## build 15
// uart_top
module uart_top #(
    parameter   OPERAND_WIDTH = 512,
    parameter   ADDER_WIDTH   = 128,
    parameter   NBYTES        = OPERAND_WIDTH / 8,  
    parameter   CLK_FREQ      = 125_000_000,
    parameter   BAUD_RATE     = 7_812_500    
  )  
  (
    input   wire   iClk, iRst,
    input   wire   iRx,
    output  wire   oTx
  );
Size: ~13000 cells after synthesis, roughly 3200 flip-flops, roughly 4 I/O pins, roughly 120000 µm² of cells after synthesis.
clock: 2.75 ns
lec_check: 0
cap_margin: 20
cell_pad_in_sites_detail_placement: 2
core_aspect_ratio: 0.88
core_margin: 2
core_utilization: 20
gpl_timing_driven: 1
max_routing_layer: met4
min_routing_layer: met1
place_density: 0.44
slew_margin: 25
run.sh (not shown) runs the stock make flow with config.mk's settings and CLKGATE_MAP_FILE=.
From the logs: build 15 reached the end of the flow and failed the layout checks with negative setup slack.
Setup changes, build 15 to build 50
# build 15
export LEC_CHECK = 0
export CAP_MARGIN = 20
export CELL_PAD_IN_SITES_DETAIL_PLACEMENT = 2
export CORE_ASPECT_RATIO = 0.88
export CORE_MARGIN = 2
export CORE_UTILIZATION = 20
export GPL_TIMING_DRIVEN = 1
export MAX_ROUTING_LAYER = met4
export MIN_ROUTING_LAYER = met1
export PLACE_DENSITY = 0.44
export SLEW_MARGIN = 25
create_clock -name core_clock -period 2.75 [get_ports {iClk}]
# build 50
export LEC_CHECK = 0
export CAP_MARGIN = 20
export CORE_MARGIN = 2
export CORE_UTILIZATION = 72
export CTS_CLUSTER_DIAMETER = 117
export SLEW_MARGIN = 20
create_clock -name core_clock -period 3.53 [get_ports {iClk}]
- Of build 15 and build 50, not a single run came through the flow clean.
- Final checks on build 15, whose flow otherwise completed, came back failing, citing negative setup slack.
- Die area was higher in build 15 than in build 50.
- Sort build 15 and build 50 by total power desc -> top: build 15
- The non-clock buffer count in build 15 is 1.7 times that in build 50.
- Build 50 reports a lower instance count along the most critical hold path than build 15 does.
- Sort build 15 and build 50 by HPWL reported at the end of detailed placement asc -> top: build 50
- Build 50 vs. build 15: sequential share of layout area saw an increase, number of logic inverters in the finished layout has remained practically unchanged.
- Sort build 15 and build 50 by post-layout instance area asc -> top: build 50
diff inputs: build 50 => build 66
# build 50
export LEC_CHECK = 0
export CAP_MARGIN = 20
export CORE_MARGIN = 2
export CORE_UTILIZATION = 72
export CTS_CLUSTER_DIAMETER = 117
export SLEW_MARGIN = 20
create_clock -name core_clock -period 3.53 [get_ports {iClk}]
# build 66
export LEC_CHECK = 0
export CAP_MARGIN = 20
export CORE_MARGIN = 2
export CORE_UTILIZATION = 58
export SLEW_MARGIN = 20
create_clock -name core_clock -period 6.94 [get_ports {iClk}]
==> results <==
Build 66 went all the way through synthesis, placement and routing and the layout is clean on timing, DRC and antenna. Build 66 vs build 50, start point of the critical path: MP_ADDER_INST.regB_Q[43] vs MP_ADDER_INST.regB_Q[73]. Cmp build 66 vs build 50: post-place instance area lower in build 66. Build 66: highest attainable clock frequency lower than build 50. Build 50 → build 66: minimum clock period up 0.94 ns, cell area went down by 3400 µm².
> inputs changed (build 66 -> build 94)
# build 66
export LEC_CHECK = 0
export CAP_MARGIN = 20
export CORE_MARGIN = 2
export CORE_UTILIZATION = 58
export SLEW_MARGIN = 20
create_clock -name core_clock -period 6.94 [get_ports {iClk}]
# build 94
export LEC_CHECK = 0
export CAP_MARGIN = 20
export CORE_MARGIN = 2
export CORE_UTILIZATION = 72
export SLEW_MARGIN = 20
create_clock -name core_clock -period 4.06 [get_ports {iClk}]
[summary]
In the tables for build 66 and build 94, number of global-route vias before repair reads higher with build 94. The fraction of the core area covered by cells at the end of the flow reported for build 94 is greater than that of build 66 by 16 points. Via count deteriorates in build 94 relative to build 66. Diff build 66 -> build 94: total global-route track usage went up by 9.4 points, total power went up by 69%, wire length on met3 went up by about 65%.

run A:
uart_top again, from the RTL that the note above started with.
==> flow/config.mk <==
export PLATFORM = sky130hd
export DESIGN_NAME = uart_top
export DESIGN_NICKNAME = uart_top
export VERILOG_FILES = /design/flow/design.v
export SDC_FILE = /design/flow/constraint.sdc
export NUM_CORES = 4
export LEC_CHECK = 0
export ABC_AREA = 0
export CAP_MARGIN = 20
export CELL_PAD_IN_SITES_DETAIL_PLACEMENT = 0
export CORE_ASPECT_RATIO = 1.47
export CORE_MARGIN = 2
export CORE_UTILIZATION = 69
export HOLD_SLACK_MARGIN = 0.18
export MAX_ROUTING_LAYER = met4
export MIN_ROUTING_LAYER = met1
export PLACE_DENSITY_LB_ADDON = 0.11
export SETUP_SLACK_MARGIN = 0.37
export SLEW_MARGIN = 20
export TNS_END_PERCENT = 50
==> flow/constraint.sdc <==
create_clock -name core_clock -period 3.29 [get_ports {iClk}]
set_input_delay 0.6580 -clock core_clock [delete_from_list [all_inputs] [get_ports {iClk}]]
set_output_delay 0.6580 -clock core_clock [all_outputs]
set_load 0.01 [all_outputs]
The layout from run A, despite a flow that completed every stage, fails the layout checks, with the failing checks listed as negative setup slack.
Inputs modified between run A and run B:
Settings: CORE_MARGIN changed from 2 to 5; PLACE_DENSITY newly set to 0.38; CELL_PAD_IN_SITES_GLOBAL_PLACEMENT newly set to 1; CTS_CLUSTER_DIAMETER newly set to 264; PLACE_DENSITY_LB_ADDON removed (was 0.11); CTS_CLUSTER_SIZE newly set to 99; CORE_UTILIZATION changed from 69 to 72; SETUP_SLACK_MARGIN changed from 0.37 to 1.2; the clock period (ns, I/O delays scaled along) changed from 3.29 to 4.17.
==> comparison <==
Run B failed in 3_1_place_gp_skip_io with GPL-0301. Completing all stages was not enough for run A: its layout failed the final checks because of negative setup slack. Comparing run A against run B, there is no change at all in flip-flop and latch count after synthesis. Relative to run A, placeable core region decreased by 7300 sq um in run B. Run B ended with less chip width than run A. Run A -> run B: synthesized area delta 0, exact match. From run A to run B, fraction of the mapped netlist area in compound gates did not move at all. Run A -> run B: post-synthesis share of cell area spent on xor and xnor gates delta 0, exact match. Row number of core rows: run B lower / run A higher. Taking run A as the reference, in run B die extent in y saw a decrease; die area went down 2200 sq um. Delta (run B minus run A): post-synth area from yosys stat comparable; floorplan utilization moved up.
#### Input delta (run C over run B)
Settings: changing SETUP_SLACK_MARGIN from 1.2 to 0.37; removing CTS_CLUSTER_SIZE (formerly 99); removing PLACE_DENSITY (formerly 0.38); removing CELL_PAD_IN_SITES_GLOBAL_PLACEMENT (formerly 1); setting PLACE_DENSITY_LB_ADDON to 0.11 for the first time; changing CORE_MARGIN from 5 to 2; removing CTS_CLUSTER_DIAMETER (formerly 264); changing the clock period (ns, I/O delays scaled along) from 4.17 to 3.43.
[summary]
Although run C finished all stages, its layout failed final checks on negative setup slack. Seen in the log of run B: GPL-0301 during 3_1_place_gp_skip_io, after which the run never completed. Compared with run B, in run C share of the synthesized netlist area taken by xor and xnor gates neither gained nor lost much; cell area after technology mapping barely changed; share of the core filled by cells before placement was more or less identical; sequential-to-total area share from yosys stat roughly the same. Run B -> run C: width of the chip decreased slightly. Reported for run C and run B, synthesized netlist net count turned out identical to the last digit. Run C against run B: synthesized cell count held steady, synthesized area per cell comparable, die area saw a decrease, vertical die dimension dropped about 1.2%.
No activity file was given, so power comes from the tool's default toggle rates.
